### design/flow/config.mk
export PLATFORM = sky130hd
export DESIGN_NAME = LASER
export DESIGN_NICKNAME = LASER
export VERILOG_FILES = /design/flow/design.v
export SDC_FILE = /design/flow/constraint.sdc
export NUM_CORES = 4
export LEC_CHECK = 0
export ABC_AREA = 1
export CAP_MARGIN = 20
export CORE_MARGIN = 2
export CORE_UTILIZATION = 62
export CTS_CLUSTER_SIZE = 98
export SLEW_MARGIN = 20
export TNS_END_PERCENT = 5
### design/flow/constraint.sdc
create_clock -name core_clock -period 4.7 [get_ports {CLK}]
set_input_delay 0.9400 -clock core_clock [delete_from_list [all_inputs] [get_ports {CLK}]]
set_output_delay 0.9400 -clock core_clock [all_outputs]
set_load 0.01 [all_outputs]
### design/flow/design.v
module LASER (
    input CLK,
    input RST,
    input [3:0] X,
    input [3:0] Y,
    output reg [3:0] C1X,
    output reg [3:0] C1Y,
    output reg [3:0] C2X,
    output reg [3:0] C2Y,
    output reg DONE
);
    localparam S_IDLE           = 4'd0;
    localparam S_READ           = 4'd1;
    localparam S_INIT_C1        = 4'd2;
    localparam S_CALC_C1        = 4'd3;
    localparam S_UPDATE_C1      = 4'd4;
    localparam S_INIT_C2        = 4'd5;
    localparam S_CALC_C2        = 4'd6;
    localparam S_UPDATE_C2      = 4'd7;
    localparam S_CHECK_CONV     = 4'd8;
    localparam S_DONE           = 4'd9;
    localparam S_WAIT           = 4'd10;
    reg [3:0] state;
    reg [5:0] pixel_count;
    reg [3:0] X_MEM [0:39];
    reg [3:0] Y_MEM [0:39];
    reg [5:0] mark_data;        
    reg [3:0] index_X, index_Y; 
    reg [5:0] current_hit_count;
    reg [5:0] best_hit_count;
    reg [3:0] best_c1x, best_c1y;
    reg [3:0] best_c2x, best_c2y;
    reg [3:0] old_c1x, old_c1y, old_c2x, old_c2y;
    reg p0_scan, p1_scan, p2_scan, p3_scan;    
    reg p0_fix,  p1_fix,  p2_fix,  p3_fix;     
    reg hit0, hit1, hit2, hit3;                
    reg [3:0] fixed_cx, fixed_cy;
    always @(posedge CLK or posedge RST) begin
        if (RST) begin
            state <= S_IDLE;
            pixel_count <= 0;
            DONE <= 0;
            C1X <= 0; C1Y <= 0; C2X <= 0; C2Y <= 0;
            mark_data <= 0;
            index_X <= 0; index_Y <= 0;
            current_hit_count <= 0; best_hit_count <= 0;
            best_c1x <= 0; best_c1y <= 0; best_c2x <= 0; best_c2y <= 0;
        end
        else begin
            case(state)
                S_IDLE: begin
                    DONE <= 0;
                    state <= S_READ;
                    best_c1x <= 0; best_c1y <= 0; best_c2x <= 0; best_c2y <= 0;
                    X_MEM[pixel_count] <= X;
                    Y_MEM[pixel_count] <= Y;
                    pixel_count <= pixel_count + 1;
                end
                S_READ: begin
                    X_MEM[pixel_count] <= X;
                    Y_MEM[pixel_count] <= Y;
                    if (pixel_count >= 39) begin
                        pixel_count <= 0;
                        state <= S_INIT_C1; 
                    end
                    else begin
                        pixel_count <= pixel_count + 1;
                    end
                end
                S_INIT_C1: begin
                    index_X <= 0;
                    index_Y <= 0;
                    best_hit_count <= 0; 
                    old_c1x <= best_c1x; old_c1y <= best_c1y;
                    old_c2x <= best_c2x; old_c2y <= best_c2y;
                    state <= S_CALC_C1;
                    mark_data <= 0;
                    current_hit_count <= 0;
                end
                S_CALC_C1: begin
                    current_hit_count <= current_hit_count + hit0 + hit1 + hit2 + hit3;
                    if (mark_data == 36) begin
                        state <= S_UPDATE_C1;
                        mark_data <= 0;
                    end
                    else begin
                        mark_data <= mark_data + 4;
                    end
                end
                S_UPDATE_C1: begin
                    if (current_hit_count >= best_hit_count) begin
                        best_hit_count <= current_hit_count;
                        best_c1x <= index_X;
                        best_c1y <= index_Y;
                    end
                    current_hit_count <= 0;
                    if (index_X == 15 && index_Y == 15) begin
                        state <= S_INIT_C2;
                    end
                    else begin
                        if (index_X == 15) begin
                            index_X <= 0;
                            index_Y <= index_Y + 1;
                        end else begin
                            index_X <= index_X + 1;
                        end
                        state <= S_CALC_C1; 
                    end
                end
                S_INIT_C2: begin
                    index_X <= 0;
                    index_Y <= 0;
                    best_hit_count <= 0; 
                    state <= S_CALC_C2;
                    mark_data <= 0;
                    current_hit_count <= 0;
                end
                S_CALC_C2: begin
                    current_hit_count <= current_hit_count + hit0 + hit1 + hit2 + hit3;
                    if (mark_data == 36) begin
                        state <= S_UPDATE_C2;
                        mark_data <= 0;
                    end
                    else begin
                        mark_data <= mark_data + 4;
                    end
                end
                S_UPDATE_C2: begin
                    if (current_hit_count >= best_hit_count) begin
                        best_hit_count <= current_hit_count;
                        best_c2x <= index_X;
                        best_c2y <= index_Y;
                    end
                    current_hit_count <= 0;
                    if (index_X == 15 && index_Y == 15) begin
                        state <= S_CHECK_CONV; 
                    end
                    else begin
                        if (index_X == 15) begin
                            index_X <= 0;
                            index_Y <= index_Y + 1;
                        end else begin
                            index_X <= index_X + 1;
                        end
                        state <= S_CALC_C2;
                    end
                end
                S_CHECK_CONV: begin
                    if (old_c1x == best_c1x && old_c1y == best_c1y && 
                        old_c2x == best_c2x && old_c2y == best_c2y) begin
                        state <= S_DONE;
                    end
                    else begin
                        state <= S_INIT_C1;
                    end
                end
                S_DONE: begin
                    C1X <= best_c1x; C1Y <= best_c1y;
                    C2X <= best_c2x; C2Y <= best_c2y;
                    DONE <= 1;
                    state <= S_WAIT;
                end
                S_WAIT: begin
                    DONE <= 0;
                    state <= S_IDLE;
                end
                default: state <= S_IDLE;
            endcase
        end
    end
    function check_hit;
        input [3:0] tx, ty, cx, cy;
        reg [3:0] abs_dx, abs_dy;
        begin
            abs_dx = (tx >= cx) ? (tx - cx) : (cx - tx);
            abs_dy = (ty >= cy) ? (ty - cy) : (cy - ty);
            if ( (abs_dx + abs_dy <= 4) || (abs_dx == 2 && abs_dy == 3) || (abs_dx == 3 && abs_dy == 2) )
                check_hit = 1'b1;
            else
                check_hit = 1'b0;
        end
    endfunction
    always @(*) begin
        if (state == S_CALC_C1) begin
            fixed_cx = best_c2x;
            fixed_cy = best_c2y;
        end
        else begin 
            fixed_cx = best_c1x;
            fixed_cy = best_c1y;
        end
    end
    always @(*) begin
        p0_scan = check_hit(X_MEM[mark_data],   Y_MEM[mark_data],   index_X, index_Y);
        p1_scan = check_hit(X_MEM[mark_data+1], Y_MEM[mark_data+1], index_X, index_Y);
        p2_scan = check_hit(X_MEM[mark_data+2], Y_MEM[mark_data+2], index_X, index_Y);
        p3_scan = check_hit(X_MEM[mark_data+3], Y_MEM[mark_data+3], index_X, index_Y);
        p0_fix = check_hit(X_MEM[mark_data],   Y_MEM[mark_data],   fixed_cx, fixed_cy);
        p1_fix = check_hit(X_MEM[mark_data+1], Y_MEM[mark_data+1], fixed_cx, fixed_cy);
        p2_fix = check_hit(X_MEM[mark_data+2], Y_MEM[mark_data+2], fixed_cx, fixed_cy);
        p3_fix = check_hit(X_MEM[mark_data+3], Y_MEM[mark_data+3], fixed_cx, fixed_cy);
        hit0 = p0_scan || p0_fix;
        hit1 = p1_scan || p1_fix;
        hit2 = p2_scan || p2_fix;
        hit3 = p3_scan || p3_fix;
    end
endmodule
### design/flow/run.sh
#!/bin/bash
# the make line also repeats each setting of config.mk as NAME=value (left out here)
make -C /OpenROAD-flow-scripts/flow DESIGN_CONFIG=/design/flow/config.mk WORK_HOME=/design/flow/orfs CLKGATE_MAP_FILE= finish
==> summary.txt, run 1 <==
yosys + openroad results -> measured slew at the worst slew-check pin 928 ps, Clk power 0.00315 W, most frequent CP cell nand2_1, post-route cell area 28300 um^2, Area contributors post-synth edfxtp_1, ha_1, nand2_1, dfrtp_1, inv_1, delay-heaviest family, CP adder cells, aoi share 7.85%, setup ws final -870 ps, cell type with the largest total area edfxtp_1, comb pwr 0.0000791 W, Post-CTS Hold Fix Bufs 0, stage-log warning count 93, Diodes inserted 0, synth warn 3, Reg-to-Reg End current_hit_count[4], Synth Area in Simple Gates 16.7%, Power Dens Cells 253 nW/um^2, post-DR wirelength/cell 20.0 um, crit path from mark_data[3], Worst setup endpoint current_hit_count[4], VDD IR max 376 uV, Clock power frac 44.0%, Commonest flop edfxtp_1, internal power 0.00573 W, flip-flops with a built-in enable 336, Area leader share 44.5%, critical path capture point type flip-flop, PortBufs 26, number of global-route vias before repair 18700, Mux area share 0%, r2r worst-path depth 35, seq pwr 0.00393 W, ys cells 2294, DP HPWL 46600 um, count leader, synth nand2_1, R2R setup slack -870 ps, clock root buffer clkbuf_16, H-tree depth 2, chip height 195 um, Crit-path slowest cell fa_1, ys async rst share 18.0%, Adder Share, Synth 13.1%, Via Count 18100, top power group registers, final wirelength 64000 um, SO Faults negative setup slack, RSZ-0062 raised after global routing true, Synth Instances 2294, CP Max Fanout 9, grt ovf 0, CP peak stage delay 530 ps, Worst-path clk slew 60 ps, Mapped Avg Cell Area 9.89 um^2, sink of the worst hold path state[0], GPL Wtd Cong 0.969, WP buf/inv 9, via density per instance 5.66, CTS sink cnt 410, switching power 0.00143 W, initial antenna violation count 0, area delta synth->final 24.6%, Hold Startpoint state[4], Seq/Total Area, Yosys 52.6%, Comb power frac 1.1%, core box area 36300 um^2, Yosys cell types 47, I/O Pins 27, Overall Global Routing Usage 34.7%, crit path DAT 6000 ps, Die W 195 um, drt drc 0, switching part of the total power 19.9%, YS chip area 22700 um^2, post-synth net total 2515, DP Area 26500 um^2, Final Skew 13.9 ps, comb area leader simple AND/OR/NAND/NOR gates, yosys xor share 2.66%, post-route clock period utilization 119%, Max Buffers Root-to-Sink 3, largest net degree at the start of global routing 41, part of the power in registers 54.9%, Final Hold Fails 0, number of CTS-inserted buffers 40, Reg2Reg Launch Point mark_data[3], status failed layout checks, row cnt 70, final net count 2919, maximum clock frequency 180 MHz, Tmin final 5570 ps, remaining antenna violation count after routing 0, CP Launch Type flip-flop, Max Cap Viol 0, first-pass GRT wire length 100000 um, first-pass detailed-route iteration total 8, Syn Std Cell Area 22700 um^2, Post-synth top cells nand2_1, inv_1, edfxtp_1, Init Core Util 62.4%, ys flops 410, die area 38100 um^2, Slew Viols, Final 0, Levels on crit path 35, crit path kind flip-flop to flip-flop, hold path depth 0, Final Core Density 77.8%, Final Setup Violations 6, clock latency (worst-skew pair) 560 ps, setup TNS -4540 ps, TritonCTS clock tree done, Lkg Pwr 12.5 nW, worst path required time 5130 ps, initial detailed-routing violation count 1378, worst rel slew slack 37.9%, class of the worst hold path flip-flop to flip-flop
[layer usage]
metal | GRT usage [%] | share of wire, % | vias to the layer above
met2 | 59.7 | 49 | 835
met1 | 42.9 | 38 | 8566
li1 | - | - | 8480
met4 | 18.5 | 5.5 | 0
met3 | 4.72 | 7.6 | 209
met5 | 0 | 0 | -
[metrics by stage]
step	worst slack, ps	hold slack [ps]	instances	power, W
after floorplan	-465	356	2294	0.00402
after global placement	-979	369	3104	0.00408
after detailed placement	-1040	367	3104	0.00408
after CTS	-790	384	3195	0.00718
after global routing	-1150	388	3197	0.00731
final	-870	386	3197	0.00716
[cell type report]
class	instances	area [um^2]
fillers	2482	8080
clock buffers	51	1070
inverters	359	1370
well taps	468	586
flip-flops and latches	410	11900
clock inverters	22	198
multi-input cells	1471	9660
repair buffers	416	3430
[timing repair]
item,CTS,global route
endpoints found under the setup margin,6,6
buffers inserted,17,2
pin swaps,21,8
gates resized,71,13
cloned,1,0
==> run 2: changes to the inputs <==
ABC_AREA = not set   (was 1)
CORE_UTILIZATION = 64   (was 62)
CTS_CLUSTER_SIZE = not set   (was 98)
TNS_END_PERCENT = not set   (was 5)
clock period = 6.31 ns   (was 4.7 ns; I/O delays follow)
==> run 2 against run 1 <==
  * The run now finishes clean
  * Synthesized area fell by 3.2%
  * Clock-buffer cell count rose by 4
  * Total power fell by 23%
  * Worst hold slack got worse by 11 ps
  * Cell count fell by 22%
  * Clock skew rose by 9.9 ps
  * Sequential power fell by 25%
  * Sequential share of layout area rose by 3.0 points
==> summary.txt, run 2 <==
yosys + openroad results -> Reg2Reg Launch Point mark_data[2] (was mark_data[3]), area delta synth->final 20.1% (was 24.6%), DP HPWL 42300 um (was 46600 um), largest net degree at the start of global routing 43 (was 41), Init Core Util 65.2% (was 62.4%), ys async rst share 18.0% (unchanged), Tmin final 6170 ps (was 5570 ps), worst path required time 6790 ps (was 5130 ps), post-route cell area 26400 um^2 (was 28300 um^2), Diodes inserted 0 (unchanged), Synth Area in Simple Gates 8.23% (was 16.7%), grt ovf 0 (unchanged), number of global-route vias before repair 15500 (was 18700), Crit-path slowest cell fa_2 (was fa_1), ordered cell list for the critical path ha_4, and3b_2, buf_12, buf_4, a22o_1, a221o_1, a221oi_2, a31oi_4, buf_4, ha_1, a21bo_2, a31oi_4, nand2_2, mux2i_2, inv_1, fa_1, and2_1, a31oi_1, o41ai_1, a211o_1, fa_2, fa_2, nand2_1, a21oi_1, I/O Pins 27 (unchanged), Overall Global Routing Usage 33.8% (was 34.7%), CP Launch Type flip-flop (unchanged), comb pwr 0.0000551 W, Clk power 0.00250 W (was 0.00315 W), R2R setup slack 140 ps (was -870 ps), Power Dens Cells 208 nW/um^2 (was 253 nW/um^2), delay-heaviest family, CP AND-OR/OR-AND gates (was adder cells), Slew Viols, Final 0 (unchanged), Lkg Pwr 10.6 nW (was 12.5 nW), Worst-path clk slew 60 ps (about the same), final cell count without fillers 2482 (was 3197), initial antenna violation count 0 (unchanged), Levels on crit path 24 (was 35), status timing/DRC/antenna clean (was failed layout checks), number of CTS-inserted buffers 41 (was 40), fill cell count 2054 (was 2482), clock latency (worst-skew pair) 570 ps (was 560 ps), PortBufs 26 (unchanged), sink of the worst hold path state[0] (unchanged), seq pwr 0.00293 W (was 0.00393 W), remaining antenna violation count after routing 0 (unchanged), switching part of the total power 19.8% (was 19.9%), comb area leader AND-OR/OR-AND gates (was simple AND/OR/NAND/NOR gates), ys flops 410 (unchanged), first-pass detailed-route iteration total 6 (was 8), DP Area 24200 um^2 (was 26500 um^2), Final Setup Violations 0 (was 6), critical path capture point type flip-flop (unchanged), Post-synth top cells edfxtp_1, ha_1, inv_1 (was nand2_1, inv_1, edfxtp_1), part of the power in registers 53.4% (was 54.9%), switching power 0.00109 W (was 0.00143 W), Max Buffers Root-to-Sink 3 (unchanged), Area contributors post-synth edfxtp_1, ha_1, dfrtp_1, fa_1, a22oi_1 (was edfxtp_1, ha_1, nand2_1, dfrtp_1, inv_1), maximum clock frequency 162 MHz (was 180 MHz), Final Hold Fails 0 (unchanged), aoi share 14.6% (was 7.85%), Via Count 15900 (was 18100), Comb power frac 1.0% (was 1.1%), hold path depth 0 (unchanged), count leader, synth edfxtp_1 (was nand2_1), Final Skew 23.8 ps (was 13.9 ps), WP buf/inv 4 (was 9), clock root buffer clkbuf_16 (unchanged), dpl cells 2388 (was 3104), CP Max Fanout 15 (was 9), Adder Share, Synth 13.5% (was 13.1%), flip-flops with a built-in enable 336 (unchanged), CP peak stage delay 530 ps (about the same), ys cells 1763 (was 2294), Synth Instances 1763 (was 2294), Reg-to-Reg End current_hit_count[1] (was current_hit_count[4]), Die W 189 um (was 195 um), measured slew at the worst slew-check pin 1020 ps (was 928 ps), H-tree depth 2 (unchanged), crit path kind flip-flop to flip-flop (unchanged), Mapped Avg Cell Area 12.5 um^2 (was 9.89 um^2), CTS sink cnt 410 (unchanged), initial detailed-routing violation count 1723 (was 1378), crit path DAT 6650 ps (was 6000 ps), top power group registers (unchanged), Commonest flop edfxtp_1 (unchanged), post-synth net total 1984 (was 2515), post-route clock period utilization 97.8% (was 119%), Syn Std Cell Area 22000 um^2 (was 22700 um^2), Area leader share 45.9% (was 44.5%), synth warn 3 (unchanged), Post-CTS Hold Fix Bufs 0 (unchanged), stage-log warning count 91 (was 93), Yosys cell types 70 (was 47), via density per instance 6.39 (was 5.66), YS chip area 22000 um^2 (was 22700 um^2), row cnt 67 (was 70), Hold Startpoint state[4] (unchanged), final net count 2224 (was 2919), worst rel slew slack 31.9% (was 37.9%), r2r worst-path depth 24 (was 35), Setup WS pre-CTS -212 ps (was -1040 ps), Max Cap Viol 0 (unchanged), chip height 189 um (was 195 um), Seq/Total Area, Yosys 54.4% (was 52.6%), GPL Wtd Cong 0.912 (was 0.969), cell type with the largest total area edfxtp_1 (unchanged), final wirelength 60900 um (was 64000 um), drt drc 0 (unchanged), Clock power frac 45.6% (was 44.0%), setup ws final 137 ps (was -870 ps), TritonCTS clock tree done (unchanged), Final Core Density 78.3% (was 77.8%), core box area 33700 um^2 (was 36300 um^2), die area 35800 um^2 (was 38100 um^2), first-pass GRT wire length 90400 um (was 100000 um), yosys xor share 2.07% (was 2.66%), Worst setup endpoint current_hit_count[1] (was current_hit_count[4]), crit path from mark_data[2] (was mark_data[3]), post-DR wirelength/cell 24.5 um (was 20.0 um), Mux area share 3.67% (was 0%), class of the worst hold path flip-flop to flip-flop (unchanged), VDD IR max 376 uV (about the same), internal power 0.00440 W (was 0.00573 W)
## run 2: layout make-up
| cell class | count | area, um^2 | area share (%) |
|---|---|---|---|
| sequential | 410 | 11900 | 45.3 |
| multi-input combinational | 1159 | 9850 | 37.3 |
| timing repair buffer | 251 | 2130 | 8.07 |
| clock buffer | 55 | 1120 | 4.25 |
| tap | 448 | 561 | 2.13 |
| inverter | 140 | 526 | 1.99 |
| clock inverter | 19 | 246 | 0.935 |
## run 2: metal layers
metal,GRT usage [%],part of all wire (%),vias up
met4,13.5,3.6,0
met2,55.3,48,805
li1,-,-,7096
met5,0,0,-
met3,6.28,8.7,128
met1,45.3,40,7822
## run 2: what timing repair did
action                                  CTS  global route
gates cloned                              1             2
buffers inserted                          1            16
endpoints found under the setup margin    4             6
gates resized                            18           121
pin swaps                                 1            36
## run 2: per-stage QoR
stage | power [W] | TNS [ps] | hold slack [ps]
after floorplan | 0.00299 | 0 | 352
after global placement | 0.00304 | -259 | 359
after detailed placement | 0.00304 | -603 | 363
after CTS | 0.00547 | -40.3 | 376
after global routing | 0.00558 | -475 | 393
final | 0.00548 | 0 | 375
==> run 3: changes to the inputs <==
CORE_UTILIZATION = 72   (was 64)
CTS_CLUSTER_DIAMETER = 277   (was not set)
GPL_TIMING_DRIVEN = 1   (was not set)
MIN_ROUTING_LAYER = met1   (was not set)
PLACE_DENSITY = 0.37   (was not set)
clock period = 5.97 ns   (was 6.31 ns; I/O delays follow)
==> run 3 against run 2 <==
  * Now fails the layout checks on negative setup slack
  * Maximum frequency shrank 2.0%
  * Flip-flop count stayed put
  * Clock-buffer cell count fell by 2
==> summary.txt, run 3 <==
yosys + openroad results -> Area contributors post-synth edfxtp_1, ha_1, dfrtp_1, fa_1, a22oi_1 (unchanged), clock root buffer clkbuf_16 (unchanged), final wirelength 74500 um (was 60900 um), clock latency (worst-skew pair) 570 ps (about the same), switching part of the total power 22.3% (was 19.8%), CP Max Fanout 7 (was 15), die area 31900 um^2 (was 35800 um^2), RSZ-0062 raised after global routing true, yosys xor share 2.07% (unchanged), via density per instance 7.25 (was 6.39), Overall Global Routing Usage 44.6% (was 33.8%), crit path kind flip-flop to flip-flop (unchanged), Levels on crit path 27 (was 24), remaining antenna violation count after routing 0 (unchanged), Power Dens Cells 216 nW/um^2 (was 208 nW/um^2), Yosys cell types 70 (unchanged), Syn Std Cell Area 22000 um^2 (unchanged), delay-heaviest family, CP adder cells (was AND-OR/OR-AND gates), Reg-to-Reg End current_hit_count[1] (unchanged), post-route clock period utilization 106% (was 97.8%), switching power 0.00126 W (was 0.00109 W), Lkg Pwr 10.6 nW (about the same), setup TNS -1560 ps (was 0 ps), hold path depth 0 (unchanged), Mux area share 3.67% (unchanged), final net count 2239 (was 2224), Final Core Density 88.0% (was 78.3%), Via Count 17700 (was 15900), Reg2Reg Launch Point mark_data[3] (was mark_data[2]), seq pwr 0.00309 W (was 0.00293 W), Slew Viols, Final 0 (unchanged), initial antenna violation count 2 (was 0), ys async rst share 18.0% (unchanged), crit path DAT 6770 ps (was 6650 ps), crit path from mark_data[3] (was mark_data[2]), I/O Pins 27 (unchanged), R2R setup slack -330 ps (was 140 ps), area delta synth->final 19.7% (was 20.1%), worst path required time 6440 ps (was 6790 ps), Worst setup endpoint current_hit_count[1] (unchanged), status failed layout checks (was timing/DRC/antenna clean), chip height 179 um (was 189 um), PortBufs 26 (unchanged), Commonest flop edfxtp_1 (unchanged), VDD IR max 333 uV (was 376 uV), Die W 179 um (was 189 um), WP buf/inv 7 (was 4), class of the worst hold path flip-flop to flip-flop (unchanged), r2r worst-path depth 27 (was 24), Worst-path clk slew 70 ps (was 60 ps), first-pass GRT wire length 104000 um (was 90400 um), Final Skew 53.7 ps (was 23.8 ps), post-synth net total 1984 (unchanged), comb area leader AND-OR/OR-AND gates (unchanged), Clk power 0.00252 W (was 0.00250 W), most frequent CP cell buf_4, grt ovf 0 (unchanged), Init Core Util 73.5% (was 65.2%), H-tree depth 2 (unchanged), internal power 0.00441 W (was 0.00440 W), Synth Instances 1763 (unchanged), Area leader share 45.9% (unchanged), stage-log warning count 91 (unchanged), DP HPWL 42600 um (was 42300 um), critical path capture point type flip-flop (unchanged), Final Setup Violations 6 (was 0), part of the power in registers 54.5% (was 53.4%), Mapped Avg Cell Area 12.5 um^2 (unchanged), aoi share 14.6% (unchanged), Synth Area in Simple Gates 8.23% (unchanged), Clock power frac 44.4% (was 45.6%), Max Cap Viol 0 (unchanged), Post-synth top cells edfxtp_1, ha_1, inv_1 (unchanged), top power group registers (unchanged), Final Hold Fails 0 (unchanged), YS chip area 22000 um^2 (unchanged), synth warn 3 (unchanged), measured slew at the worst slew-check pin 1270 ps (was 1020 ps), SO Faults negative setup slack, Comb power frac 1.1% (was 1.0%), flip-flops with a built-in enable 336 (unchanged), largest net degree at the start of global routing 41 (was 43), Max Buffers Root-to-Sink 3 (unchanged), Seq/Total Area, Yosys 54.4% (unchanged), post-DR wirelength/cell 30.5 um (was 24.5 um), first-pass detailed-route iteration total 9 (was 6), sink of the worst hold path state[0] (unchanged), CTS sink cnt 410 (unchanged), count leader, synth edfxtp_1 (unchanged), CP peak stage delay 550 ps (was 530 ps), cell type with the largest total area edfxtp_1 (unchanged), ys flops 410 (unchanged), Crit-path slowest cell fa_2 (unchanged), core box area 29900 um^2 (was 33700 um^2), row cnt 63 (was 67), drt drc 0 (unchanged), ys cells 1763 (unchanged), TritonCTS clock tree done (unchanged), Diodes inserted 0 (unchanged), comb pwr 0.0000631 W (was 0.0000551 W), CP Launch Type flip-flop (unchanged), worst rel slew slack 15.1% (was 31.9%), GPL Wtd Cong 0.968 (was 0.912), number of global-route vias before repair 17400 (was 15500), number of CTS-inserted buffers 39 (was 41), initial detailed-routing violation count 2553 (was 1723), Adder Share, Synth 13.5% (unchanged), Tmin final 6300 ps (was 6170 ps), fill cell count 1254 (was 2054), total power 0.00567 W (was 0.00548 W), Hold Startpoint state[4] (unchanged), maximum clock frequency 159 MHz (was 162 MHz), setup ws final -329 ps (was 137 ps)
==> run 3: per-stage QoR <==
stage | worst slack, ps | cells | hold slack [ps] | area, um^2
2_1_floorplan | 30.5 | 1763 | 352 | 22000
3_3_place_gp | -249 | 2345 | 361 | 24200
3_5_place_dp | -364 | 2345 | 379 | 24200
4_1_cts | -149 | 2433 | 408 | 26000
5_1_grt | -481 | 2437 | 412 | 26300
6_report | -329 | 2437 | 405 | 26300
==> run 3: cell type report <==
type,instances,area (um^2),share of cell area (%)
Sequential cell,410,11900,45.4
Clock buffer,53,1060,4.02
Multi-Input combinational cell,1159,9950,37.8
Tap cell,390,488,1.86
Clock inverter,17,164,0.623
Timing Repair Buffer,268,2170,8.25
Inverter,140,526,2.00
==> run 3: routing by layer <==
metal  track usage [%]  share of wire, %  wire length, um
met1              55.3                32            24200
met5                 0             0.019               14
met2              71.7                45            33400
met3              10.2                14            10200
met4              27.7               9.0             6680
==> run 3: repair_timing <==
| item | CTS | global route |
|---|---|---|
| pin swaps | 31 | 29 |
| setup buffers | 17 | 4 |
| hold buffers | 0 | 0 |
| cloned | 1 | 0 |
| resized | 85 | 73 |
| endpoints found under the setup margin | 6 | 6 |
==> run 4: changes to the inputs <==
CORE_ASPECT_RATIO = 1.78   (was not set)
CORE_UTILIZATION = 40   (was 72)
CTS_CLUSTER_DIAMETER = not set   (was 277)
GPL_TIMING_DRIVEN = not set   (was 1)
MIN_ROUTING_LAYER = not set   (was met1)
PLACE_DENSITY = not set   (was 0.37)
PLACE_DENSITY_LB_ADDON = 0.01   (was not set)
SETUP_SLACK_MARGIN = 0.85   (was not set)
clock period = 6.6 ns   (was 5.97 ns; I/O delays follow)
==> run 4 against run 3 <==
  * The run now finishes clean
  * Total power decreased by 11%
  * Flip-flop count unchanged
  * Non-clock buffer count decreased by 111
  * Register-to-register slack improved by 740 ps
  * Sequential share of layout area increased by 0.86 points
  * Worst hold slack got worse by 26 ps
  * Via count decreased by 16%
  * Routed wire length decreased by 8.4%
  * Synthesized cell count unchanged
  * Highest routed layer is now met4
==> summary.txt, run 4 <==
yosys + openroad results -> status timing/DRC/antenna clean (was failed layout checks), chip height 317 um (was 179 um), Mapped Avg Cell Area 12.5 um^2 (unchanged), drt drc 0 (unchanged), switching part of the total power 20.9% (was 22.3%), DP HPWL 49800 um (was 42600 um), Reg-to-Reg End current_hit_count[1] (unchanged), clock latency (worst-skew pair) 560 ps (was 570 ps), Yosys cell types 70 (unchanged), Syn Std Cell Area 22000 um^2 (unchanged), WP buf/inv 5 (was 7), Levels on crit path 27 (unchanged), R2R setup slack 410 ps (was -330 ps), first-pass detailed-route iteration total 5 (was 9), area delta synth->final 17.5% (was 19.7%), Comb power frac 1.1% (about the same), synth warn 3 (unchanged), core box area 54300 um^2 (was 29900 um^2), Crit-path slowest cell fa_1 (was fa_2), ys async rst share 18.0% (unchanged), YS chip area 22000 um^2 (unchanged), Adder Share, Synth 13.5% (unchanged), Final Hold Fails 0 (unchanged), r2r worst-path depth 27 (unchanged), remaining antenna violation count after routing 0 (unchanged), Clk power 0.00220 W (was 0.00252 W), number of CTS-inserted buffers 39 (unchanged), die area 56900 um^2 (was 31900 um^2), yosys xor share 2.07% (unchanged), final wirelength 68200 um (was 74500 um), Post-CTS Hold Fix Bufs 0 (unchanged), flip-flops with a built-in enable 336 (unchanged), dpl cells 2532 (was 2345), Reg2Reg Launch Point mark_data[3] (unchanged), Diodes inserted 0 (unchanged), initial detailed-routing violation count 727 (was 2553), Seq/Total Area, Yosys 54.4% (unchanged), Max Cap Viol 0 (unchanged), Hold Startpoint state[4] (unchanged), H-tree depth 2 (unchanged), Tmin final 6190 ps (was 6300 ps), CP peak stage delay 560 ps (was 550 ps), delay-heaviest family, CP adder cells (unchanged), Max Buffers Root-to-Sink 3 (unchanged), TritonCTS clock tree done (unchanged), final net count 2127 (was 2239), aoi share 14.6% (unchanged), RSZ-0062 raised after global routing true (unchanged), CP Launch Type flip-flop (unchanged), cell type with the largest total area edfxtp_1 (unchanged), Lkg Pwr 10.1 nW (was 10.6 nW), clock root buffer clkbuf_16 (unchanged), initial antenna violation count 0 (was 2), Final Skew 24.0 ps (was 53.7 ps), Die W 180 um (was 179 um), grt ovf 0 (unchanged), Post-synth top cells edfxtp_1, ha_1, inv_1 (unchanged), PortBufs 26 (unchanged), Clock power frac 43.6% (was 44.4%), I/O Pins 27 (unchanged), critical path capture point type flip-flop (unchanged), CP Max Fanout 7 (unchanged), Area contributors post-synth edfxtp_1, ha_1, dfrtp_1, fa_1, a22oi_1 (unchanged), part of the power in registers 55.4% (was 54.5%), Commonest flop edfxtp_1 (unchanged), Slew Viols, Final 0 (unchanged), VDD IR max 170 uV (was 333 uV), hold path depth 0 (unchanged), top power group registers (unchanged), Power Dens Cells 196 nW/um^2 (was 216 nW/um^2), Via Count 14800 (was 17700), post-DR wirelength/cell 25.9 um (was 30.5 um), stage-log warning count 90 (was 91), sink of the worst hold path state[0] (unchanged), ys cells 1763 (unchanged), crit path kind flip-flop to flip-flop (unchanged), maximum clock frequency 162 MHz (was 159 MHz), Worst setup endpoint current_hit_count[1] (unchanged), switching power 0.00105 W (was 0.00126 W), Overall Global Routing Usage 23.9% (was 44.6%), most frequent CP cell fa_2 (was buf_4), Area leader share 45.9% (unchanged), number of global-route vias before repair 15400 (was 17400), final cell count without fillers 2633 (was 2437), Init Core Util 40.4% (was 73.5%), comb pwr 0.0000538 W, ys flops 410 (unchanged), Synth Instances 1763 (unchanged), crit path from mark_data[3] (unchanged), first-pass GRT wire length 99800 um (was 104000 um), CTS sink cnt 410 (unchanged), setup ws final 411 ps (was -329 ps), internal power 0.00400 W (was 0.00441 W), seq pwr 0.00280 W (was 0.00309 W), comb area leader AND-OR/OR-AND gates (unchanged), Final Setup Violations 0 (was 6), worst path required time 7070 ps (was 6440 ps), row cnt 114 (was 63), Synth Area in Simple Gates 8.23% (unchanged), post-synth net total 1984 (unchanged), GPL Wtd Cong 0.869 (was 0.968), Setup WS pre-CTS -98.9 ps (was -364 ps), count leader, synth edfxtp_1 (unchanged), measured slew at the worst slew-check pin 1070 ps (was 1270 ps), Worst-path clk slew 60 ps (was 70 ps), largest net degree at the start of global routing 66 (was 41), crit path DAT 6650 ps (was 6770 ps), post-route clock period utilization 93.8% (was 106%), via density per instance 5.63 (was 7.25), worst rel slew slack 28.4% (was 15.1%), class of the worst hold path flip-flop to flip-flop (unchanged), Mux area share 3.67% (unchanged)
==> run 4: cell type report <==
cell class              instances  area [um^2]
repair buffers                157         1410
multi-input cells            1158         9830
flip-flops and latches        410        11900
fillers                      4959        28500
clock inverters                23          158
clock buffers                  49         1060
inverters                     140          533
well taps                     696          871
==> run 4: repair_timing <==
item / in CTS / in global routing
endpoints found under the setup margin: 6 / 6
pin swaps: 22 / 20
gates resized: 76 / 39
buffers inserted: 21 / 6
gates cloned: 2 / 0
==> run 4: layer usage <==
layer  routed length, um  GRT usage (%)  vias up  part of all wire, %
li1                    -              -     6898                    -
met1               24700           24.8     7513                   36
met2               38600           47.9      286                   57
met3                1490           1.81      128                  2.2
met4                3470           11.4        0                  5.1
met5                   0              0        -                    0
==> run 4: metrics by stage <==
step                hold WS (ps)  utilization, %  power [W]  TNS (ps)  instance area [um^2]
floorplan                    352               -    0.00286         0                 22100
global placement             366            43.8    0.00291         0                 23800
detailed placement           368            43.8    0.00291      -233                 23800
CTS                          382            47.1    0.00511         0                 25600
global route                 397            47.5    0.00519         0                 25800
finish                       378            47.5    0.00505         0                 25800
==> run 5: changes to the inputs <==
ABC_AREA = 1   (was not set)
CAP_MARGIN = 40   (was 20)
CORE_ASPECT_RATIO = not set   (was 1.78)
CORE_UTILIZATION = 72   (was 40)
CTS_CLUSTER_DIAMETER = 289   (was not set)
CTS_CLUSTER_SIZE = 74   (was not set)
PLACE_DENSITY = 0.36   (was not set)
PLACE_DENSITY_LB_ADDON = not set   (was 0.01)
SETUP_SLACK_MARGIN = -0.27   (was 0.85)
SLEW_MARGIN = 40   (was 20)
clock period = 5.11 ns   (was 6.6 ns; I/O delays follow)
==> run 5 against run 4 <==
  * The run now fails in 5_1_grt
  * Die size shrank 42%
  * Synthesized area grew 3.3%
  * Synthesized cell count grew 30%
==> summary.txt, run 5 <==
run metrics: cell type with the largest total area edfxtp_1 (unchanged), Die W 182 um (was 180 um), count leader, synth nand2_1 (was edfxtp_1), ys async rst share 18.0% (unchanged), Syn Std Cell Area 22700 um^2 (was 22000 um^2), synth warn 3 (unchanged), chip height 182 um (was 317 um), Post-CTS Hold Fix Bufs 0 (unchanged), Post-synth top cells nand2_1, inv_1, edfxtp_1 (was edfxtp_1, ha_1, inv_1), ys flops 410 (unchanged), comb area leader simple AND/OR/NAND/NOR gates (was AND-OR/OR-AND gates), Seq/Total Area, Yosys 52.6% (was 54.4%), CTS sink cnt 410 (unchanged), clock root buffer clkbuf_16 (unchanged), flip-flops with a built-in enable 336 (unchanged), post-synth net total 2515 (was 1984), yosys xor share 2.66% (was 2.07%), status did not finish (was timing/DRC/antenna clean), number of CTS-inserted buffers 9 (was 39), Error [ERROR DPL-0033] detailed placement checks failed during check placement., Synth Area in Simple Gates 16.7% (was 8.23%), die area 32900 um^2 (was 56900 um^2), Init Core Util 72.5% (was 40.4%), I/O Pins 27 (unchanged), PortBufs 26 (unchanged), YS chip area 22700 um^2 (was 22000 um^2), aoi share 7.85% (was 14.6%), row cnt 65 (was 114), H-tree depth 1 (was 2), Setup WS pre-CTS -930 ps (was -98.9 ps), core box area 31300 um^2 (was 54300 um^2), Area leader share 44.5% (was 45.9%), Yosys cell types 47 (was 70), Adder Share, Synth 13.1% (was 13.5%), Commonest flop edfxtp_1 (unchanged), Max Buffers Root-to-Sink 3 (unchanged), Mapped Avg Cell Area 9.89 um^2 (was 12.5 um^2), Mux area share 0% (was 3.67%), DP HPWL 45100 um (was 49800 um), GPL Wtd Cong 0.965 (was 0.869), last stage reached 5_1_grt, Synth Instances 2294 (was 1763), Area contributors post-synth edfxtp_1, ha_1, nand2_1, dfrtp_1, inv_1 (was edfxtp_1, ha_1, dfrtp_1, fa_1, a22oi_1), ys cells 2294 (was 1763)
## run 5: timing repair
action	in CTS
gates resized	176
setup buffers	33
setup endpoints to repair	6
pin swaps	70
## run 5: through the flow
| stage | cells | hold WS [ps] | cell area (um^2) | power [W] | TNS (ps) |
|---|---|---|---|---|---|
| 4_1_cts | 3012 | 409 | 26800 | 0.00488 | -2120 |
| 3_5_place_dp | 2984 | 369 | 25700 | 0.00375 | -4910 |
| 3_3_place_gp | 2984 | 366 | 25700 | 0.00375 | -3690 |
| 2_1_floorplan | 2294 | 356 | 22800 | 0.00369 | -874 |
==> run 6: changes to the inputs <==
ABC_AREA = not set   (was 1)
CAP_MARGIN = 20   (was 40)
CORE_UTILIZATION = 26   (was 72)
CTS_CLUSTER_DIAMETER = not set   (was 289)
CTS_CLUSTER_SIZE = not set   (was 74)
PLACE_DENSITY = not set   (was 0.36)
SETUP_SLACK_MARGIN = not set   (was -0.27)
SLEW_MARGIN = 20   (was 40)
clock period = 8.58 ns   (was 5.11 ns; I/O delays follow)
==> run 6 against run 5 <==
  * The run now finishes clean
  * Die size went up to 2.6 times the previous value
  * Synthesized cell count fell by 23%
  * Synthesized area fell by 3.2%
==> summary.txt, run 6 <==
yosys + openroad results -> ys cells 1763 (was 2294), YS chip area 22000 um^2 (was 22700 um^2), Overall Global Routing Usage 13.8%, ys flops 410 (unchanged), Hold Startpoint state[4], Clock power frac 44.9%, aoi share 14.6% (was 7.85%), Diodes inserted 0, stage-log warning count 87, drt drc 0, Via Count 14800, initial antenna violation count 0, part of the power in registers 54.1%, clock root buffer clkbuf_16 (unchanged), WHS 374 ps, synth warn 3 (unchanged), Post-CTS Hold Fix Bufs 0 (unchanged), Final Hold Fails 0, grt ovf 0, R2R setup slack 1150 ps, Adder Share, Synth 13.5% (was 13.1%), comb area leader AND-OR/OR-AND gates (was simple AND/OR/NAND/NOR gates), initial detailed-routing violation count 1511, final wirelength 60300 um, flip-flops with a built-in enable 336 (unchanged), Slew Viols, Final 0, delay-heaviest family, CP adder cells, Post-synth top cells edfxtp_1, ha_1, inv_1 (was nand2_1, inv_1, edfxtp_1), worst rel slew slack 23.6%, r2r worst-path depth 31, Synth Area in Simple Gates 8.23% (was 16.7%), Final Setup Violations 0, Synth Instances 1763 (was 2294), Commonest flop edfxtp_1 (unchanged), PortBufs 26 (unchanged), Die W 295 um (was 182 um), DP HPWL 42200 um (was 45100 um), post-synth net total 1984 (was 2515), GPL Wtd Cong 0.857 (was 0.965), Worst setup endpoint current_hit_count[4], core box area 83700 um^2 (was 31300 um^2), Clk power 0.00179 W, internal power 0.00319 W, Syn Std Cell Area 22000 um^2 (was 22700 um^2), setup TNS 0 ps, via density per instance 4.97, top power group registers, post-DR wirelength/cell 20.2 um, status timing/DRC/antenna clean (was did not finish), first-pass GRT wire length 91500 um, Mapped Avg Cell Area 12.5 um^2 (was 9.89 um^2), ys async rst share 18.0% (unchanged), class of the worst hold path flip-flop to flip-flop, switching part of the total power 19.9%, Max Buffers Root-to-Sink 3 (unchanged), largest net degree at the start of global routing 75, final net count 2033, Final Skew 20.2 ps, measured slew at the worst slew-check pin 1110 ps, crit path DAT 7880 ps, Comb power frac 1.0%, yosys xor share 2.07% (was 2.66%), Tmin final 7430 ps, remaining antenna violation count after routing 0, count leader, synth edfxtp_1 (was nand2_1), Yosys cell types 70 (was 47), CP Max Fanout 15, Worst-path clk slew 60 ps, number of global-route vias before repair 15100, RSZ-0062 raised after global routing false, Reg2Reg Launch Point mark_data[3], CP Launch Type flip-flop, Lkg Pwr 9.54 nW, sink of the worst hold path state[0], Max Cap Viol 0, Crit-path slowest cell and2_1, Area leader share 45.9% (was 44.5%), Final Core Density 29.8%, cell type with the largest total area edfxtp_1 (unchanged), I/O Pins 27 (unchanged), seq pwr 0.00215 W, H-tree depth 2 (was 1), worst path required time 9030 ps, first-pass detailed-route iteration total 8, crit path from mark_data[3], Init Core Util 26.2% (was 72.5%), Area contributors post-synth edfxtp_1, ha_1, dfrtp_1, fa_1, a22oi_1 (was edfxtp_1, ha_1, nand2_1, dfrtp_1, inv_1), critical path capture point type flip-flop, clock latency (worst-skew pair) 570 ps, area delta synth->final 13.7%, VDD IR max 116 uV, comb pwr 0.0000415 W, chip height 295 um (was 182 um), die area 86800 um^2 (was 32900 um^2), post-route clock period utilization 86.6%, CP peak stage delay 760 ps, maximum clock frequency 135 MHz, WP buf/inv 5, number of CTS-inserted buffers 43 (was 9), crit path kind flip-flop to flip-flop, CTS sink cnt 410 (unchanged), switching power 0.000793 W, hold path depth 0, postcts setup bufs 0 (was 33), Power Dens Cells 159 nW/um^2, post_cts resized 0 (was 176), TritonCTS clock tree done, Seq/Total Area, Yosys 54.4% (was 52.6%), Mux area share 3.67% (was 0%), Reg-to-Reg End current_hit_count[4], Levels on crit path 31, row cnt 106 (was 65)
[run 6: through the flow]
step / instances / setup slack, ps / instance area [um^2] / power [W]
6_report: 2980 / 1150 / 25000 / 0.00398
5_1_grt: 2980 / 395 / 25000 / 0.00409
4_1_cts: 2980 / 1200 / 25000 / 0.00401
3_5_place_dp: 2901 / 1210 / 23600 / 0.00224
3_3_place_gp: 2901 / 1330 / 23600 / 0.00224
2_1_floorplan: 1763 / 2390 / 22000 / 0.00220
[run 6: layout make-up]
cell class              instances  area, um^2
clock buffers                  54        1170
clock inverters                25         185
fillers                      8323       58700
inverters                     140         526
multi-input cells            1158        9230
flip-flops and latches        410       11900
well taps                    1134        1420
repair buffers                 59         508
[run 6: per-layer routing]
metal / GRT usage, % / routed length, um
met5: 0 / 0
met1: 18.3 / 26400
met2: 23.1 / 28600
met4: 4.84 / 1810
met3: 2.08 / 3570
==> run 7: changes to the inputs <==
CORE_UTILIZATION = 36   (was 26)
clock period = 6.96 ns   (was 8.58 ns; I/O delays follow)
==> run 7 against run 6 <==
  * Largest power group unchanged
  * Still clean on timing, DRC and antenna
  * Core utilization rose by 11 points
  * Critical endpoint unchanged
  * Maximum frequency rose by 12%
  * Cell count fell by 11%
==> summary.txt, run 7 <==
yosys + openroad results -> status timing/DRC/antenna clean (unchanged), remaining antenna violation count after routing 0 (unchanged), worst path required time 7400 ps (was 9030 ps), final net count 2065 (was 2033), Reg2Reg Launch Point mark_data[3] (unchanged), CTS sink cnt 410 (unchanged), Via Count 14900 (was 14800), stage-log warning count 87 (unchanged), clock root buffer clkbuf_16 (unchanged), Max Buffers Root-to-Sink 3 (unchanged), Post-CTS Hold Fix Bufs 0 (unchanged), Commonest flop edfxtp_1 (unchanged), ys async rst share 18.0% (unchanged), final cell count without fillers 2657 (was 2980), DP HPWL 42600 um (was 42200 um), R2R setup slack 330 ps (was 1150 ps), Overall Global Routing Usage 18.9% (was 13.8%), count leader, synth edfxtp_1 (unchanged), measured slew at the worst slew-check pin 1070 ps (was 1110 ps), Synth Instances 1763 (unchanged), Area leader share 45.9% (unchanged), crit path from mark_data[3] (unchanged), Syn Std Cell Area 22000 um^2 (unchanged), Adder Share, Synth 13.5% (unchanged), final wirelength 59900 um (was 60300 um), post-route cell area 24900 um^2 (was 25000 um^2), ys cells 1763 (unchanged), Reg-to-Reg End current_hit_count[4] (unchanged), DP Area 23500 um^2 (was 23600 um^2), H-tree depth 2 (unchanged), clock latency (worst-skew pair) 590 ps (was 570 ps), Slew Viols, Final 0 (unchanged), crit path kind flip-flop to flip-flop (unchanged), Synth Area in Simple Gates 8.23% (unchanged), fill cell count 5627 (was 8323), CP Launch Type flip-flop (unchanged), initial detailed-routing violation count 1442 (was 1511), CP peak stage delay 500 ps (was 760 ps), ys flops 410 (unchanged), TritonCTS clock tree done (unchanged), internal power 0.00386 W (was 0.00319 W), critical path capture point type flip-flop (unchanged), seq pwr 0.00265 W (was 0.00215 W), CP Max Fanout 6 (was 15), Diodes inserted 0 (unchanged), largest net degree at the start of global routing 75 (unchanged), worst rel slew slack 28.1% (was 23.6%), post-DR wirelength/cell 22.6 um (was 20.2 um), number of CTS-inserted buffers 42 (was 43), Max Cap Viol 0 (unchanged), first-pass detailed-route iteration total 6 (was 8), dpl cells 2580 (was 2901), comb pwr 0.0000522 W (was 0.0000415 W), synth warn 3 (unchanged), part of the power in registers 54.6% (was 54.1%), I/O Pins 27 (unchanged), maximum clock frequency 151 MHz (was 135 MHz), yosys xor share 2.07% (unchanged), flip-flops with a built-in enable 336 (unchanged), Final Setup Violations 0 (unchanged), post-route clock period utilization 95.2% (was 86.6%), top power group registers (unchanged), Crit-path slowest cell fa_1 (was and2_1), Mux area share 3.67% (unchanged), Yosys cell types 70 (unchanged), switching power 0.00101 W (was 0.000793 W), grt ovf 0 (unchanged), Mapped Avg Cell Area 12.5 um^2 (unchanged), Die W 251 um (was 295 um), drt drc 0 (unchanged), first-pass GRT wire length 91500 um (about the same), Lkg Pwr 9.70 nW (was 9.54 nW), Worst setup endpoint current_hit_count[4] (unchanged), core box area 60400 um^2 (was 83700 um^2), Post-synth top cells edfxtp_1, ha_1, inv_1 (unchanged), number of global-route vias before repair 15000 (was 15100), PortBufs 26 (unchanged), switching part of the total power 20.7% (was 19.9%), post-synth net total 1984 (unchanged), area delta synth->final 13.4% (was 13.7%), hold path depth 0 (unchanged), sink of the worst hold path state[0] (unchanged), YS chip area 22000 um^2 (unchanged), comb area leader AND-OR/OR-AND gates (unchanged), die area 63000 um^2 (was 86800 um^2), GPL Wtd Cong 0.903 (was 0.857), cell type with the largest total area edfxtp_1 (unchanged), r2r worst-path depth 30 (was 31), initial antenna violation count 0 (unchanged), Final Skew 35.5 ps (was 20.2 ps), Final Hold Fails 0 (unchanged), Seq/Total Area, Yosys 54.4% (unchanged), Comb power frac 1.1% (was 1.0%), aoi share 14.6% (unchanged), Tmin final 6630 ps (was 7430 ps), delay-heaviest family, CP AND-OR/OR-AND gates (was adder cells), Worst-path clk slew 60 ps (about the same), class of the worst hold path flip-flop to flip-flop (unchanged), VDD IR max 215 uV (was 116 uV), Clk power 0.00216 W (was 0.00179 W), Levels on crit path 30 (was 31), Area contributors post-synth edfxtp_1, ha_1, dfrtp_1, fa_1, a22oi_1 (unchanged), Clock power frac 44.4% (was 44.9%), Power Dens Cells 195 nW/um^2 (was 159 nW/um^2), WP buf/inv 5 (unchanged), Hold Startpoint state[4] (unchanged), chip height 251 um (was 295 um), Init Core Util 36.4% (was 26.2%), crit path DAT 7070 ps (was 7880 ps), row cnt 90 (was 106), via density per instance 5.61 (was 4.97)
## run 7: repair_timing
action                     CTS  global route
setup endpoints to repair    0             6
gates resized                0            31
setup buffers                0             1
## run 7: metal layers
layer / global-route usage (%) / vias to the layer above / share of wire [%]
met5: 0 / - / 0
met3: 2.89 / 121 / 5.6
met2: 31.4 / 538 / 47
li1: - / 6773 / -
met4: 6.63 / 0 / 3.4
met1: 25.3 / 7480 / 44
## run 7: metrics by stage
step | setup slack (ps) | hold slack (ps) | power (W) | setup TNS, ps | util (%)
2_1_floorplan | 767 | 352 | 0.00271 | 0 | -
3_3_place_gp | 237 | 367 | 0.00275 | 0 | 38.9
3_5_place_dp | 55.8 | 369 | 0.00276 | 0 | 38.9
4_1_cts | 12.6 | 390 | 0.00488 | 0 | 41.0
5_1_grt | -26.3 | 408 | 0.00499 | -26.3 | 41.3
6_report | 332 | 390 | 0.00486 | 0 | 41.3
## run 7: cell type report
type | instances | area, um^2 | area share, %
Clock buffer | 53 | 1120 | 4.51
Clock inverter | 22 | 181 | 0.728
Inverter | 140 | 526 | 2.11
Multi-Input combinational cell | 1158 | 9350 | 37.5
Sequential cell | 410 | 11900 | 47.9
Tap cell | 782 | 978 | 3.93
Timing Repair Buffer | 92 | 817 | 3.28
==> run 8: changes to the inputs <==
ABC_AREA = 1   (was not set)
CORE_UTILIZATION = 72   (was 36)
CTS_CLUSTER_DIAMETER = 370   (was not set)
CTS_CLUSTER_SIZE = 97   (was not set)
PLACE_DENSITY = 0.4   (was not set)
SETUP_SLACK_MARGIN = 0.77   (was not set)
clock period = 4.04 ns   (was 6.96 ns; I/O delays follow)
==> run 8 against run 7 <==
  * The flow now stops in 5_1_grt
  * Die size down 48%
  * Synthesized area up 3.3%
  * Synthesized cell count up 30%
==> summary.txt, run 8 <==
run metrics: PortBufs 26 (unchanged), chip height 182 um (was 251 um), cell type with the largest total area edfxtp_1 (unchanged), Mapped Avg Cell Area 9.89 um^2 (was 12.5 um^2), Syn Std Cell Area 22700 um^2 (was 22000 um^2), Adder Share, Synth 13.1% (was 13.5%), CTS sink cnt 410 (unchanged), comb area leader simple AND/OR/NAND/NOR gates (was AND-OR/OR-AND gates), number of CTS-inserted buffers 8 (was 42), post-synth net total 2515 (was 1984), die area 32900 um^2 (was 63000 um^2), core box area 31300 um^2 (was 60400 um^2), ys cells 2294 (was 1763), last stage reached 5_1_grt, ys flops 410 (unchanged), Max Buffers Root-to-Sink 3 (unchanged), YS chip area 22700 um^2 (was 22000 um^2), yosys xor share 2.66% (was 2.07%), DP HPWL 49500 um (was 42600 um), flip-flops with a built-in enable 336 (unchanged), Area leader share 44.5% (was 45.9%), Post-synth top cells nand2_1, inv_1, edfxtp_1 (was edfxtp_1, ha_1, inv_1), Yosys cell types 47 (was 70), ys async rst share 18.0% (unchanged), Mux area share 0% (was 3.67%), Setup WS pre-CTS -1820 ps (was 55.8 ps), H-tree depth 1 (was 2), synth warn 3 (unchanged), Synth Area in Simple Gates 16.7% (was 8.23%), Init Core Util 72.5% (was 36.4%), Error [ERROR DPL-0033] detailed placement checks failed during check placement., row cnt 65 (was 90), Commonest flop edfxtp_1 (unchanged), GPL Wtd Cong 1.02 (was 0.903), Post-CTS Hold Fix Bufs 0 (unchanged), Synth Instances 2294 (was 1763), clock root buffer clkbuf_16 (unchanged), count leader, synth nand2_1 (was edfxtp_1), Area contributors post-synth edfxtp_1, ha_1, nand2_1, dfrtp_1, inv_1 (was edfxtp_1, ha_1, dfrtp_1, fa_1, a22oi_1), I/O Pins 27 (unchanged), Die W 182 um (was 251 um), status did not finish (was timing/DRC/antenna clean), Seq/Total Area, Yosys 52.6% (was 54.4%), aoi share 7.85% (was 14.6%)
run 8: through the flow:
stage / total power [W] / cell area (um^2) / util [%] / std cells
after CTS: 0.00617 / 27200 / 86.9 / 3092
after detailed placement: 0.00475 / 26600 / 84.9 / 3070
after global placement: 0.00474 / 26600 / 84.9 / 3070
after floorplan: 0.00467 / 23000 / - / 2294
run 8: timing repair:
item / 4_1_cts
endpoints found under the setup margin: 6
pin swaps: 43
buffers inserted: 11
gates resized: 65
cloned: 0
hold endpoints to repair: 0
==> run 9: changes to the inputs <==
CELL_PAD_IN_SITES_GLOBAL_PLACEMENT = 1   (was not set)
CORE_UTILIZATION = 40   (was 72)
CTS_CLUSTER_DIAMETER = 239   (was 370)
CTS_CLUSTER_SIZE = not set   (was 97)
MIN_ROUTING_LAYER = met2   (was not set)
PLACE_DENSITY = not set   (was 0.4)
PLACE_DENSITY_LB_ADDON = 0.18   (was not set)
SETUP_SLACK_MARGIN = -0.14   (was 0.77)
SLEW_MARGIN = 10   (was 20)
clock period = 4.08 ns   (was 4.04 ns; I/O delays follow)
==> run 9 against run 8 <==
  * The layout now fails its checks (negative setup slack)
  * Synthesized cell count unchanged
  * Synthesized area unchanged
  * Die size increased by 78%
==> summary.txt, run 9 <==
yosys + openroad results -> Synth Area in Simple Gates 16.7% (unchanged), crit path DAT 6190 ps, first-pass detailed-route iteration total 45, final net count 3015, switching power 0.00181 W, part of the power in registers 52.7%, aoi share 7.85% (unchanged), number of global-route vias before repair 26800, class of the worst hold path flip-flop to flip-flop, largest net degree at the start of global routing 46, Commonest flop edfxtp_1 (unchanged), post-synth net total 2515 (unchanged), CP peak stage delay 540 ps, most frequent CP cell fa_2, worst rel slew slack 38.1%, synth warn 3 (unchanged), measured slew at the worst slew-check pin 925 ps, comb pwr 0.000100 W, sink of the worst hold path state[0], first-pass GRT wire length 106000 um, Area leader share 44.5% (unchanged), ys flops 410 (unchanged), PortBufs 26 (unchanged), cell type with the largest total area edfxtp_1 (unchanged), ys async rst share 18.0% (unchanged), number of CTS-inserted buffers 44 (was 8), grt ovf 0, crit path from mark_data[3], Yosys cell types 47 (unchanged), maximum clock frequency 176 MHz, final wirelength 70800 um, Adder Share, Synth 13.1% (unchanged), switching part of the total power 21.1%, crit path kind flip-flop to flip-flop, clock root buffer clkbuf_16 (unchanged), Area contributors post-synth edfxtp_1, ha_1, nand2_1, dfrtp_1, inv_1 (unchanged), GPL Wtd Cong 0.966 (was 1.02), clock latency (worst-skew pair) 590 ps, Worst setup endpoint current_hit_count[1], post-DR wirelength/cell 19.8 um, Mux area share 0% (unchanged), Comb power frac 1.2%, chip height 242 um (was 182 um), Max Buffers Root-to-Sink 3 (unchanged), Final Core Density 53.1%, initial antenna violation count 1, Final Skew 21.6 ps, total power 0.00859 W, Final Setup Violations 6, YS chip area 22700 um^2 (unchanged), Lkg Pwr 13.1 nW, Tmin final 5680 ps, Mapped Avg Cell Area 9.89 um^2 (unchanged), Hold Startpoint state[4], RSZ-0062 raised after global routing true, Via Count 24500, Reg-to-Reg End current_hit_count[1], row cnt 87 (was 65), Init Core Util 40.3% (was 72.5%), remaining antenna violation count after routing 0, Final Hold Fails 0, drt drc 0, via density per instance 6.83, SO Faults negative setup slack, VDD IR max 325 uV, TritonCTS clock tree done, hold path depth 0, Clock power frac 46.1%, critical path capture point type flip-flop, comb area leader simple AND/OR/NAND/NOR gates (unchanged), stage-log warning count 90, Slew Viols, Final 0, status failed layout checks (was did not finish), R2R setup slack -1600 ps, core box area 56300 um^2 (was 31300 um^2), Die W 242 um (was 182 um), H-tree depth 2 (was 1), ys cells 2294 (unchanged), Worst-path clk slew 60 ps, Syn Std Cell Area 22700 um^2 (unchanged), I/O Pins 27 (unchanged), flip-flops with a built-in enable 336 (unchanged), Power Dens Cells 288 nW/um^2, WP buf/inv 8, delay-heaviest family, CP adder cells, CP Max Fanout 7, Max Cap Viol 0, Seq/Total Area, Yosys 52.6% (unchanged), post-route clock period utilization 139%, worst path required time 4590 ps, Clk power 0.00397 W, Reg2Reg Launch Point mark_data[3], top power group registers, seq pwr 0.00453 W, setup ws final -1600 ps, Synth Instances 2294 (unchanged), Crit-path slowest cell fa_2, r2r worst-path depth 30, count leader, synth nand2_1 (unchanged), Setup WS pre-CTS -1920 ps (was -1820 ps), internal power 0.00678 W, CTS sink cnt 410 (unchanged), yosys xor share 2.66% (unchanged), Levels on crit path 30, die area 58600 um^2 (was 32900 um^2), Overall Global Routing Usage 35.7%, area delta synth->final 31.7%, CP Launch Type flip-flop, Post-synth top cells nand2_1, inv_1, edfxtp_1 (unchanged), initial detailed-routing violation count 3818, DP HPWL 51300 um (was 49500 um)
run 9: final cells by class:
class | instances | area [um^2]
multi-input combinational | 1471 | 10100
tap | 756 | 946
fill | 5132 | 26400
inverter | 359 | 1390
timing repair buffer | 508 | 4110
clock buffer | 62 | 1230
antenna | 1 | 2.50
sequential | 410 | 11900
clock inverter | 17 | 164
run 9: stage by stage:
stage	std cells	hold WS, ps	TNS, ps	instance area (um^2)
finish	3584	402	-9000	29900
CTS	3567	400	-8200	29400
global placement	3477	360	-9770	27400
detailed placement	3477	369	-10770	27400
floorplan	2294	356	-5660	23000
global route	3583	410	-10470	29900
run 9: what timing repair did:
action                                 4_1_cts  5_1_grt
hold buffers                                 0        0
gates resized                              128       80
endpoints found under the hold margin        0        0
pin swaps                                   49       40
setup endpoints to repair                    6        6
buffers inserted                            14       15
run 9: metal layers:
layer / track usage [%] / part of all wire [%] / vias to the layer above
met5: 8.09 / 0.58 / -
met4: 6.72 / 7.8 / 17
met3: 47.7 / 41 / 596
met2: 42.8 / 51 / 6413
met1: - / 0 / 8827
li1: - / - / 8625
==> run 10: changes to the inputs <==
CELL_PAD_IN_SITES_GLOBAL_PLACEMENT = not set   (was 1)
CORE_UTILIZATION = 64   (was 40)
CTS_CLUSTER_DIAMETER = 397   (was 239)
MIN_ROUTING_LAYER = not set   (was met2)
PLACE_DENSITY_LB_ADDON = not set   (was 0.18)
SETUP_SLACK_MARGIN = not set   (was -0.14)
SLEW_MARGIN = 20   (was 10)
clock period = 3.69 ns   (was 4.08 ns; I/O delays follow)
==> run 10 against run 9 <==
  * The layout still fails its checks (negative setup slack)
  * Synthesized cell count stayed put
  * Maximum frequency fell by 0.13%
  * Core utilization rose by 30 points
  * Worst hold slack worse by 20 ps
  * Routed wire length fell by 7.4%
  * Synthesized area is the same
  * Largest power group unchanged
  * Flip-flop count is the same
==> summary.txt, run 10 <==
yosys + openroad results -> ys cells 2294 (unchanged), seq pwr 0.00500 W (was 0.00453 W), aoi share 7.85% (unchanged), switching part of the total power 20.3% (was 21.1%), SO Faults negative setup slack (unchanged), Die W 192 um (was 242 um), hold path depth 0 (unchanged), Commonest flop edfxtp_1 (unchanged), Final Hold Fails 0 (unchanged), VDD IR max 602 uV (was 325 uV), clock latency (worst-skew pair) 580 ps (was 590 ps), Area contributors post-synth edfxtp_1, ha_1, nand2_1, dfrtp_1, inv_1 (unchanged), setup ws final -2000 ps (was -1600 ps), delay-heaviest family, CP adder cells (unchanged), Synth Instances 2294 (unchanged), critical path capture point type flip-flop (unchanged), Clock power frac 44.2% (was 46.1%), Register Area 11900 um^2 (unchanged), part of the power in registers 54.7% (was 52.7%), CP Launch Type flip-flop (unchanged), cell type with the largest total area edfxtp_1 (unchanged), WHS 381 ps (was 402 ps), core box area 34700 um^2 (was 56300 um^2), number of global-route vias before repair 18600 (was 26800), count leader, synth nand2_1 (unchanged), Power Dens Cells 317 nW/um^2 (was 288 nW/um^2), RSZ-0062 raised after global routing true (unchanged), remaining antenna violation count after routing 0 (unchanged), Post-CTS Hold Fix Bufs 0 (unchanged), Logic cell area 9990 um^2 (was 10100 um^2), Post-synth top cells nand2_1, inv_1, edfxtp_1 (unchanged), Max Buffers Root-to-Sink 3 (unchanged), routing usage on met1 43.5% (was 0%), area delta synth->final 27.3% (was 31.7%), grt ovf 0 (unchanged), fill cell count 2012 (was 5132), drt drc 0 (unchanged), first-pass GRT wire length 99900 um (was 106000 um), internal power 0.00730 W (was 0.00678 W), clock root buffer clkbuf_16 (unchanged), comb pwr 0.000102 W (was 0.000100 W), TritonCTS clock tree done (unchanged), worst rel slew slack 40.6% (was 38.1%), Synth Area in Simple Gates 16.7% (unchanged), chip height 192 um (was 242 um), ys async rst share 18.0% (unchanged), PortBufs 26 (unchanged), Hold Startpoint state[4] (unchanged), Syn Std Cell Area 22700 um^2 (unchanged), Final Setup Violations 6 (unchanged), Comb power frac 1.1% (was 1.2%), Yosys cell types 47 (unchanged), row cnt 68 (was 87), Worst-path clk slew 60 ps (about the same), Crit-path slowest cell fa_2 (unchanged), Area leader share 44.5% (unchanged), Mux area share 0% (unchanged), maximum clock frequency 176 MHz (about the same), r2r worst-path depth 35 (was 30), flip-flops with a built-in enable 336 (unchanged), worst path required time 4180 ps (was 4590 ps), crit path DAT 6180 ps (was 6190 ps), Final Skew 28.7 ps (was 21.6 ps), yosys xor share 2.66% (unchanged), Lkg Pwr 12.8 nW (was 13.1 nW), CP peak stage delay 520 ps (was 540 ps), post-synth net total 2515 (unchanged), status failed layout checks (unchanged), Seq/Total Area, Yosys 52.6% (unchanged), Max Cap Viol 0 (unchanged), number of CTS-inserted buffers 41 (was 44), Slew Viols, Final 0 (unchanged), largest net degree at the start of global routing 41 (was 46), initial detailed-routing violation count 1675 (was 3818), Init Core Util 65.4% (was 40.3%), GPL Wtd Cong 0.981 (was 0.966), Top Usage Layer GRT met2 (was met3), Tmin final 5690 ps (was 5680 ps), CTS sink cnt 410 (unchanged), crit path from mark_data[3] (unchanged), Via Count 18500 (was 24500), top power group registers (unchanged), Levels on crit path 35 (was 30), Adder Share, Synth 13.1% (unchanged), Reg-to-Reg End current_hit_count[4] (was current_hit_count[1]), CP Max Fanout 7 (unchanged), dpl cells 3118 (was 3477), initial antenna violation count 0 (was 1), class of the worst hold path flip-flop to flip-flop (unchanged), met3 usage 5.33% (was 47.7%), stage-log warning count 92 (was 90), ys flops 410 (unchanged), final wirelength 65500 um (was 70800 um), via density per instance 5.74 (was 6.83), post-route clock period utilization 154% (was 139%), Mapped Avg Cell Area 9.89 um^2 (unchanged), DP HPWL 46300 um (was 51300 um), Diodes inserted 0 (was 1), I/O Pins 27 (unchanged), YS chip area 22700 um^2 (unchanged), H-tree depth 2 (unchanged), Reg2Reg Launch Point mark_data[3] (unchanged), met2 GRT Util 62.4% (was 42.8%), switching power 0.00186 W (was 0.00181 W), Overall Global Routing Usage 36.1% (was 35.7%), final net count 2958 (was 3015), final cell count without fillers 3223 (was 3584), R2R setup slack -2000 ps (was -1600 ps), first-pass detailed-route iteration total 6 (was 45), synth warn 3 (unchanged), Worst setup endpoint current_hit_count[4] (was current_hit_count[1]), die area 37000 um^2 (was 58600 um^2), post-DR wirelength/cell 20.3 um (was 19.8 um), WP buf/inv 9 (was 8), sink of the worst hold path state[0] (unchanged), comb area leader simple AND/OR/NAND/NOR gates (unchanged), Clk power 0.00405 W (was 0.00397 W), measured slew at the worst slew-check pin 889 ps (was 925 ps), crit path kind flip-flop to flip-flop (unchanged)
## run 10: per-stage QoR
| stage | total power (W) | utilization [%] | TNS (ps) | instance area [um^2] | worst slack [ps] |
|---|---|---|---|---|---|
| 2_1_floorplan | 0.00511 | - | -8000 | 23000 | -1470 |
| 3_3_place_gp | 0.00520 | 76.8 | -11310 | 26600 | -2020 |
| 3_5_place_dp | 0.00520 | 76.8 | -11850 | 26600 | -2090 |
| 4_1_cts | 0.00916 | 82.1 | -10340 | 28500 | -1830 |
| 5_1_grt | 0.00933 | 83.2 | -12840 | 28900 | -2250 |
| 6_report | 0.00916 | 83.2 | -11330 | 28900 | -2000 |
## run 10: metal layers
metal | part of all wire [%] | vias to the layer above
met2 | 49 | 902
met1 | 37 | 8779
met3 | 7.9 | 260
met5 | 0 | -
li1 | - | 8557
met4 | 6.5 | 0
## run 10: area by class of cell
type                    instances  share of cell area (%)
well taps                     455                    1.97
clock inverters                19                   0.598
flip-flops and latches        410                    41.4
clock buffers                  55                    3.84
repair inverters                1                  0.0260
multi-input cells            1471                    34.6
inverters                     359                    4.80
repair buffers                453                    12.8
## run 10: what timing repair did
| item | in CTS | in global routing |
|---|---|---|
| endpoints found under the hold margin | 0 | 0 |
| resized | 101 | 78 |
| gates cloned | 2 | 0 |
| endpoints found under the setup margin | 6 | 6 |
| pin swaps | 29 | 37 |
| setup buffers | 18 | 12 |
Power is estimated from default activity; no workload was simulated.
